== JK ==
Design testpc, start of the top module:
module testpc(
	clock,   
	reset,   
	pc,   
	instruction,   
	mem_data,   
	mem_addr,   
	mem_wdata,   
	mwrite_enable,
	mread_enable,
	regwrite_enable,   
	write_addr,   
	reg_write_data   
	);
Size: ~1700 cells after synthesis, about 140 flip-flops, ~100 I/O pins, ~0.011 sq mm of cells after synthesis.
make LEC_CHECK=0 ABC_AREA=1 CAP_MARGIN=20 CORE_MARGIN=2 CORE_UTILIZATION=66 CTS_CLUSTER_DIAMETER=174 CTS_CLUSTER_SIZE=97 PLACE_DENSITY=0.36 SLEW_MARGIN=20 TNS_END_PERCENT=10 finish   # period 8.77 ns
run.sh (not shown) runs the stock make flow with config.mk's settings and CLKGATE_MAP_FILE=.
To summarise JK: no stage aborted, but the layout did not pass its checks, failing on negative setup slack.
The inputs of MS differ from those of JK as listed below.
- SETUP_SLACK_MARGIN now 2.6, previously not set
- CTS_CLUSTER_DIAMETER now 297, was 174
- CORE_ASPECT_RATIO now 0.5, previously not set
MS: it failed during 5_1_grt, and the tool reported GRT-0232. Per the comparison of MS with JK, register bit total from synthesis roughly the same, yosys stat cell total stayed essentially flat. Side by side, total die size turned out higher in MS than in JK. As far as post-synth area from yosys stat goes, MS and JK are indistinguishable; the numbers are identical. Comparing MS against JK, there is no change at all in total CTS buffers.


testpc again, from the RTL that the note above started with.
clock: 23.2 ns
lec_check: 0
abc_area: 1
cap_margin: 0
cell_pad_in_sites_global_placement: 1
core_aspect_ratio: 1.85
core_margin: 6
core_utilization: 40
cts_cluster_diameter: 323
cts_cluster_size: 19
gpl_routability_driven: 0
hold_slack_margin: -0.01
place_density_lb_addon: 0.21
setup_slack_margin: 2.02
slew_margin: 40
tns_end_percent: 55
Change:
ABC_AREA = unset   (was 1)
CAP_MARGIN = 20   (was 0)
CELL_PAD_IN_SITES_GLOBAL_PLACEMENT = unset   (was 1)
CORE_ASPECT_RATIO = unset   (was 1.85)
CORE_MARGIN = 2   (was 6)
CORE_UTILIZATION = 68   (was 40)
CTS_CLUSTER_DIAMETER = unset   (was 323)
CTS_CLUSTER_SIZE = unset   (was 19)
GPL_ROUTABILITY_DRIVEN = unset   (was 0)
HOLD_SLACK_MARGIN = unset   (was -0.01)
PLACE_DENSITY_LB_ADDON = unset   (was 0.21)
SETUP_SLACK_MARGIN = -0.66   (was 2.02)
SLEW_MARGIN = 20   (was 40)
TNS_END_PERCENT = unset   (was 55)
clock period = 11.0 ns   (was 23.2 ns; I/O delays follow)
=> With this change the flow reached the layout checks and failed them: negative setup slack. Routed wire length shrinks by 3.1%. Via count grows by 3.7%. Final area grows by 5.8%.
Change:
CORE_UTILIZATION = 40   (was 68)
SETUP_SLACK_MARGIN = unset   (was -0.66)
clock period = 15.4 ns   (was 11.0 ns; I/O delays follow)
This time the run completed with no timing, DRC or antenna violations.
Critical path depth is lower by 1.
Synthesized area does not change.
Setup slack gains 1.5 ns.
Routed wire length is lower by 9.3%.
Final area is lower by 3.1%.
Global-route usage is lower by 24 points.
Power is lower by 35%.
Sequential share of layout area is higher by 0.81 points.
Combinational power is lower by 37%.


## wip/harbor
testpc again, from the RTL that the note above started with.
Settings: LEC_CHECK=0, CAP_MARGIN=20, CELL_PAD_IN_SITES_GLOBAL_PLACEMENT=1, CORE_ASPECT_RATIO=1.85, CORE_MARGIN=2, CORE_UTILIZATION=40, HOLD_SLACK_MARGIN=0.26, PLACE_DENSITY=0.94, SETUP_SLACK_MARGIN=2.02, SLEW_MARGIN=40, TNS_END_PERCENT=55; clock period 16.0 ns.
Inputs modified between wip/harbor and wip/indigo:
- CELL_PAD_IN_SITES_GLOBAL_PLACEMENT: 1 -> unset
- CORE_ASPECT_RATIO: 1.85 -> unset
- HOLD_SLACK_MARGIN: 0.26 -> unset
- CTS_CLUSTER_SIZE: unset -> 100
- CTS_CLUSTER_DIAMETER: unset -> 252
- CORE_UTILIZATION: 40 -> 58
- SLEW_MARGIN: 40 -> 20
- CORE_MARGIN: 2 -> 7
- ABC_AREA: unset -> 1
- TNS_END_PERCENT: 55 -> 20
- PLACE_DENSITY: 0.94 -> unset
- SETUP_SLACK_MARGIN: 2.02 -> unset
[summary]
- wip/indigo reached the end of the flow, and the finished layout is clean on the timing, design-rule and antenna checks.
- wip/indigo ended up with a higher portion of the clock cycle consumed by the worst path in the final layout than wip/harbor did.
- Cell area ended up about 1% lower on wip/indigo than on wip/harbor.
- Global-route usage over all layers sits higher in wip/indigo than in wip/harbor.
- Compared wip/indigo vs wip/harbor, and number of cells on the critical path is up in wip/indigo.
- wip/indigo vs wip/harbor, sequential power went down by about 2%.
- wip/indigo vs. wip/harbor: setup TNS after final layout comparable, share of the core filled with cells increased by 19 points relative to the old numbers, adder-cell share of the synthesized area fell by 0.29 points.
The following lists how wip/lagoon was set up differently from wip/indigo:
- changing CAP_MARGIN from 20 to 0
- setting GPL_TIMING_DRIVEN to 0 for the first time
- setting CORE_ASPECT_RATIO to 0.53 for the first time
- changing CTS_CLUSTER_SIZE from 100 to 19
- removing ABC_AREA (formerly 1)
- removing CTS_CLUSTER_DIAMETER (formerly 252)
- changing CORE_UTILIZATION from 58 to 26
- changing TNS_END_PERCENT from 20 to 40
- changing CORE_MARGIN from 7 to 2
Results
In wip/lagoon relative to wip/indigo, tap cell count had gone up by more than 100%. When wip/lagoon is measured against wip/indigo, its area of the core turns out 0.022 sq mm higher. Higher met2 track utilization from global routing among wip/lagoon and wip/indigo: wip/indigo. In wip/lagoon relative to wip/indigo, post-synthesis cell count from yosys had gone down by more than 10%. met1 as the most used routing layer was reported by wip/lagoon, and met2 by wip/indigo. Placed cell area delta (wip/indigo -> wip/lagoon): insignificant. Iteration-0 DRC count of the detailed router, wip/lagoon and wip/indigo, lower one = wip/indigo.


testpc again, from the RTL that the note above started with.
==> flow/design.v (excerpt) <==
module testpc(
	clock,   
	reset,   
	pc,   
	instruction,   
	mem_data,   
	mem_addr,   
	mem_wdata,   
	mwrite_enable,
	mread_enable,
	regwrite_enable,   
	write_addr,   
	reg_write_data   
	);
	input clock, reset;
	input [15:0] instruction, mem_data;
	output [15:0] pc, mem_addr, mem_wdata;
	output [15:0] reg_write_data;
	output mwrite_enable, mread_enable, regwrite_enable;
	output [2:0] write_addr;
	reg [15:0] pc, read_data1, read_data2, ext_imm_data, alu_result;
	reg [15:0] reg_write_data;
	reg [15:0] jump_addr, branch_addr;
	reg [15:0] mwrite_addr, mread_addr;
	reg [6:0] imm_data;
	reg [2:0] read_addr1, read_addr2, write_addr;
	reg [1:0] result_sel;
	reg regwrite_enable, func_sel, imm_sel, mwrite_enable;
	reg mread_enable, memtoreg_sel, jump_enable, branch_enable;
	reg [15:0] reg_table[0:7];
	reg [15:0] c, temp;
	reg c1, c2, s1;
	wire [15:0] b1;
	wire [15:0] and_result, not_result;
	assign mem_addr = alu_result;
	assign mem_wdata = read_data2;
	always@(posedge clock or negedge reset)
	begin
		if(reset == 1'b0)
			pc <= 16'b0000000000000000;
		else if(branch_enable == 1'b1)
		begin
			if(alu_result == 0)
				pc <= pc + branch_addr;
			else
				pc <= pc + 16'b0000000000000001;
		end
		else if(jump_enable == 1'b1)
			pc <= 16'b0000000000000000 + jump_addr;
		else
			pc <= pc + 16'b0000000000000001;
	end
	always@(instruction)
	begin
		begin
			if(instruction[15:13] == 3'b001 && instruction[3:0] <= 4'b0010)   
			begin
				if(instruction[3:0] == 4'b0000)   
				begin
					read_addr1 = instruction[12:10]; 
					read_addr2 = instruction[9:7];  
					write_addr = instruction[6:4];  
					imm_data = 7'b0000000;
					mwrite_addr = 16'b0000000000000000;
					mread_addr = 16'b0000000000000000;
					jump_addr = 16'b0000000000000000;
					branch_addr = 16'b0000000000000000;
					regwrite_enable = 1'b1;
					func_sel = 1'b0;
					result_sel = 2'b00;
					imm_sel = 1'b0;
					mwrite_enable = 1'b0;
					mread_enable = 1'b0;
					memtoreg_sel = 1'b0;
					jump_enable = 1'b0;
					branch_enable = 1'b0;
				end
				else if(instruction[3:0] == 4'b0001)   
				begin
					read_addr1 = instruction[12:10];  
					read_addr2 = instruction[9:7];  
  ...
make LEC_CHECK=0 CAP_MARGIN=5 CORE_ASPECT_RATIO=0.88 CORE_MARGIN=2 CORE_UTILIZATION=72 CTS_CLUSTER_DIAMETER=361 CTS_CLUSTER_SIZE=41 MAX_ROUTING_LAYER=met4 PLACE_DENSITY=0.4 SETUP_SLACK_MARGIN=1.89 SLEW_MARGIN=20 finish   # period 10.6 ns
The baseline never finished: it broke off in 5_1_grt.
Rerun with:
==> flow/config.mk (replaced) <==
export PLATFORM = sky130hd
export DESIGN_NAME = testpc
export DESIGN_NICKNAME = testpc
export VERILOG_FILES = /design/flow/design.v
export SDC_FILE = /design/flow/constraint.sdc
export NUM_CORES = 4
export LEC_CHECK = 0
export CAP_MARGIN = 20
export CORE_MARGIN = 2
export CORE_UTILIZATION = 40
export SLEW_MARGIN = 20
==> flow/constraint.sdc (replaced) <==
create_clock -name core_clock -period 15.8 [get_ports {clock}]
set_input_delay 3.1600 -clock core_clock [delete_from_list [all_inputs] [get_ports {clock}]]
set_output_delay 3.1600 -clock core_clock [all_outputs]
set_load 0.01 [all_outputs]
=>
- The changed run produced a clean layout
- die size grows by well over a third
- area after synthesis stays the same
- synthesized cell count stays the same
Rerun with:
--- a/flow/config.mk
+++ b/flow/config.mk
@@ -8,4 +8,4 @@
 export CAP_MARGIN = 20
 export CORE_MARGIN = 2
-export CORE_UTILIZATION = 40
+export CORE_UTILIZATION = 25
 export SLEW_MARGIN = 20
=> The changed run completed without violations; first-iteration DRC count went up by 15%; power went up by 1.5%; wire length went up by 6.2%; register-to-register slack gains 60 ps; combinational power is about the same; count of clock-buffer cells in the layout went down by 1; critical path depth went up by 3.
Rerun with:
--- a/flow/config.mk
+++ b/flow/config.mk
@@ -8,4 +8,5 @@
 export CAP_MARGIN = 20
 export CORE_MARGIN = 2
-export CORE_UTILIZATION = 25
+export CORE_UTILIZATION = 68
+export CTS_CLUSTER_SIZE = 39
 export SLEW_MARGIN = 20
==> flow/constraint.sdc (replaced) <==
create_clock -name core_clock -period 12.2 [get_ports {clock}]
set_input_delay 2.4400 -clock core_clock [delete_from_list [all_inputs] [get_ports {clock}]]
set_output_delay 2.4400 -clock core_clock [all_outputs]
set_load 0.01 [all_outputs]
With this change the flow produced a layout that fails on negative setup slack.
Global-route usage came out higher by 31 points.
Synthesized area does not change.
Cell area came out higher by 1.0%.
Routed wire length came out lower by 0.84%.
Non-clock buffer count came out higher by 67.
Synthesized cell count does not change.
Via count came out higher by 15%.
Clock skew came out lower by 3.5 ps.
Critical path depth came out higher by 1.
First-iteration DRC count came out higher by 81%.
Utilization came out higher by 56 points.
Rerun with:
--- a/flow/config.mk
+++ b/flow/config.mk
@@ -9,4 +9,6 @@
 export CORE_MARGIN = 2
 export CORE_UTILIZATION = 68
-export CTS_CLUSTER_SIZE = 39
+export CTS_CLUSTER_SIZE = 32
+export HOLD_SLACK_MARGIN = 0.3
+export SETUP_SLACK_MARGIN = -0.66
 export SLEW_MARGIN = 20
==> flow/constraint.sdc (replaced) <==
create_clock -name core_clock -period 11.0 [get_ports {clock}]
set_input_delay 2.2000 -clock core_clock [delete_from_list [all_inputs] [get_ports {clock}]]
set_output_delay 2.2000 -clock core_clock [all_outputs]
set_load 0.01 [all_outputs]
What happened: The changed run finished but failed the layout checks on negative setup slack; routed wire length came out higher by 4.7%; clock-buffer cell count stays the same; via count came out higher by 2.5%; cell area came out higher by 1.2%; critical path depth came out lower by 3; setup slack got worse by 660 ps.
Rerun with:
--- a/flow/config.mk
+++ b/flow/config.mk
@@ -6,9 +6,10 @@
 export NUM_CORES = 4
 export LEC_CHECK = 0
+export ABC_AREA = 0
 export CAP_MARGIN = 20
 export CORE_MARGIN = 2
 export CORE_UTILIZATION = 68
+export CTS_CLUSTER_DIAMETER = 88
 export CTS_CLUSTER_SIZE = 32
-export HOLD_SLACK_MARGIN = 0.3
-export SETUP_SLACK_MARGIN = -0.66
+export GPL_ROUTABILITY_DRIVEN = 1
 export SLEW_MARGIN = 20
==> flow/constraint.sdc (replaced) <==
create_clock -name core_clock -period 13.2 [get_ports {clock}]
set_input_delay 2.6400 -clock core_clock [delete_from_list [all_inputs] [get_ports {clock}]]
set_output_delay 2.6400 -clock core_clock [all_outputs]
set_load 0.01 [all_outputs]
The new run completed and failed the layout checks on negative setup slack.
Wire length is lower by about 4%.
Worst setup slack improves by 1100 ps.
Via count drops by 2.3%.
Hold slack is about the same.
Clock-buffer cell count stays the same.
Sequential power shrinks by 17%.
Design area came out lower by about 2.2%.
Global-route usage decreases by 2.3 points.
First-iteration DRC count shrinks by 2.3%.
Synthesized area does not change.


Starting RTL as in the previous note.
==> flow/config.mk <==
export PLATFORM = sky130hd
export DESIGN_NAME = testpc
export DESIGN_NICKNAME = testpc
export VERILOG_FILES = /design/flow/design.v
export SDC_FILE = /design/flow/constraint.sdc
export NUM_CORES = 4
export LEC_CHECK = 0
export ABC_AREA = 1
export CAP_MARGIN = 0
export CORE_ASPECT_RATIO = 1.86
export CORE_MARGIN = 7
export CORE_UTILIZATION = 58
export CTS_CLUSTER_DIAMETER = 252
export CTS_CLUSTER_SIZE = 100
export SLEW_MARGIN = 20
export TNS_END_PERCENT = 20
==> flow/constraint.sdc <==
create_clock -name core_clock -period 16.0 [get_ports {clock}]
set_input_delay 3.2000 -clock core_clock [delete_from_list [all_inputs] [get_ports {clock}]]
set_output_delay 3.2000 -clock core_clock [all_outputs]
set_load 0.01 [all_outputs]
Then changed:
==> flow/config.mk (replaced) <==
export PLATFORM = sky130hd
export DESIGN_NAME = testpc
export DESIGN_NICKNAME = testpc
export VERILOG_FILES = /design/flow/design.v
export SDC_FILE = /design/flow/constraint.sdc
export NUM_CORES = 4
export LEC_CHECK = 0
export CAP_MARGIN = 0
export CORE_ASPECT_RATIO = 0.53
export CORE_MARGIN = 2
export CORE_UTILIZATION = 40
export GPL_TIMING_DRIVEN = 0
export HOLD_SLACK_MARGIN = -0.04
export SLEW_MARGIN = 20
export TNS_END_PERCENT = 85
The changed run passed the timing, design-rule and antenna checks. Clock power came out higher by 13%. Die area increases by 20%. Routed wire length grows by 8.8%.
Then changed:
==> flow/config.mk (replaced) <==
export PLATFORM = sky130hd
export DESIGN_NAME = testpc
export DESIGN_NICKNAME = testpc
export VERILOG_FILES = /design/flow/design.v
export SDC_FILE = /design/flow/constraint.sdc
export NUM_CORES = 4
export LEC_CHECK = 0
export ABC_AREA = 1
export CAP_MARGIN = 0
export CORE_ASPECT_RATIO = 0.5
export CORE_MARGIN = 7
export CORE_UTILIZATION = 58
export CTS_CLUSTER_DIAMETER = 252
export CTS_CLUSTER_SIZE = 100
export SLEW_MARGIN = 20
export TNS_END_PERCENT = 20
After rerunning: Via count came out higher by 13%; global-route usage came out higher by 3.5 points; total power came out lower by 11%; non-clock buffer count came out lower by 43; wire length is lower by 6.9%; setup slack gets worse by 0.032 ns.


Setup of job 3161:
Starting RTL as in the previous note.
export LEC_CHECK = 0
export ABC_AREA = 1
export CAP_MARGIN = 0
export CELL_PAD_IN_SITES_GLOBAL_PLACEMENT = 2
export CORE_ASPECT_RATIO = 0.5
export CORE_MARGIN = 2
export CORE_UTILIZATION = 30
export CTS_CLUSTER_DIAMETER = 396
export CTS_CLUSTER_SIZE = 98
export PLACE_DENSITY_LB_ADDON = 0.04
export SLEW_MARGIN = 20
create_clock -name core_clock -period 16.0 [get_ports {clock}]
Job 3161 has completed all stages; timing, DRC and antenna checks passed.
Modified inputs, job 4441 compared to job 3161
- a change of CTS_CLUSTER_DIAMETER from 396 to 252
- a change of CORE_MARGIN from 2 to 9
- a deleted CELL_PAD_IN_SITES_GLOBAL_PLACEMENT that had been 2
- a deleted PLACE_DENSITY_LB_ADDON that had been 0.04
- an added TNS_END_PERCENT of 20
- a change of CTS_CLUSTER_SIZE from 98 to 100
- a change of CORE_UTILIZATION from 30 to 58
- a change of CORE_ASPECT_RATIO from 0.5 to 1.86
- an added SETUP_SLACK_MARGIN of -0.24
Findings:
Global-route met3 utilization was lower in the run labelled job 3161. Job 3161 → job 4441: fmax went down about 1.6%, final setup slack of the worst path went down 260 ps, final critical delay including setup and external delays went up 260 ps. In job 4441, the standard-cell row count came out about 40% above the value in job 3161. Job 4441: fraction of area in registers 0.85 points above job 3161. Power dissipated in sequential cells in job 4441 is about 1% higher than in job 3161. The worst slew margin relative to its limit in job 4441 was higher than what job 3161 gave.
### job 4441 -> job 3786
- a change of CORE_UTILIZATION from 58 to 40
- a change of CTS_CLUSTER_DIAMETER from 252 to 396
- a change of CORE_MARGIN from 9 to 4
- an added PLACE_DENSITY_LB_ADDON of 0.04
- a change of CTS_CLUSTER_SIZE from 100 to 98
- a deleted SETUP_SLACK_MARGIN that had been -0.24
- a change of CAP_MARGIN from 0 to 20
- an added CELL_PAD_IN_SITES_GLOBAL_PLACEMENT of 0
- a deleted CORE_ASPECT_RATIO that had been 1.86
- a change of TNS_END_PERCENT from 20 to 40
==> results <==
- Design area, job 4441 and job 3786: lower on job 4441
- DRC violation total after the first TritonRoute iteration: job 3786 better than job 4441
- Changes observed in job 3786 relative to job 4441: wire length grew by about 3.2%; sum of routed wire segments on met1 higher; critical path depth went down about 7%.
- Taking job 4441 as the reference point, the headroom to the max-slew limit of job 3786 falls by 5.7 points.
Input-level comparison between job 9118 and job 3786:
- CELL_PAD_IN_SITES_GLOBAL_PLACEMENT: 0 -> unset
- CTS_CLUSTER_SIZE: 98 -> 100
- CTS_CLUSTER_DIAMETER: 396 -> 252
- CORE_UTILIZATION: 40 -> 64
- TNS_END_PERCENT: 40 -> 20
- CORE_MARGIN: 4 -> 10
- PLACE_DENSITY_LB_ADDON: 0.04 -> unset
- CAP_MARGIN: 20 -> 30
[summary]
Between job 9118 and job 3786, the maximum frequency is higher for job 3786. Job 9118 does better than job 3786 on internal portion of total power. Diff job 3786..job 9118 | number of nets at the end of the flow | negligible. [compare] base=job 3786 new=job 9118: half-perimeter wire length of the detailed placement result went down 9.1%; clock power fell by about 3%; worst setup margin shows a reduction of 54 ps. Job 9118 reports a lower global-route wire length before repair than job 3786 does. Chip width, job 9118 vs job 3786: down by more than 10%. Diff job 3786..job 9118 | setup TNS after final layout | unchanged. Job 9118 vs. job 3786: largest net degree at the start of global routing up 5; global routing usage on met2 rose by 6.5 points. Job 3786 was carried through to the last stage, and its layout satisfied the timing, design-rule and antenna checks. Job 9118 finished every step from synthesis to the final layout, and the layout passed the timing, design-rule and antenna checks.
No activity file was given, so power comes from the tool's default toggle rates.
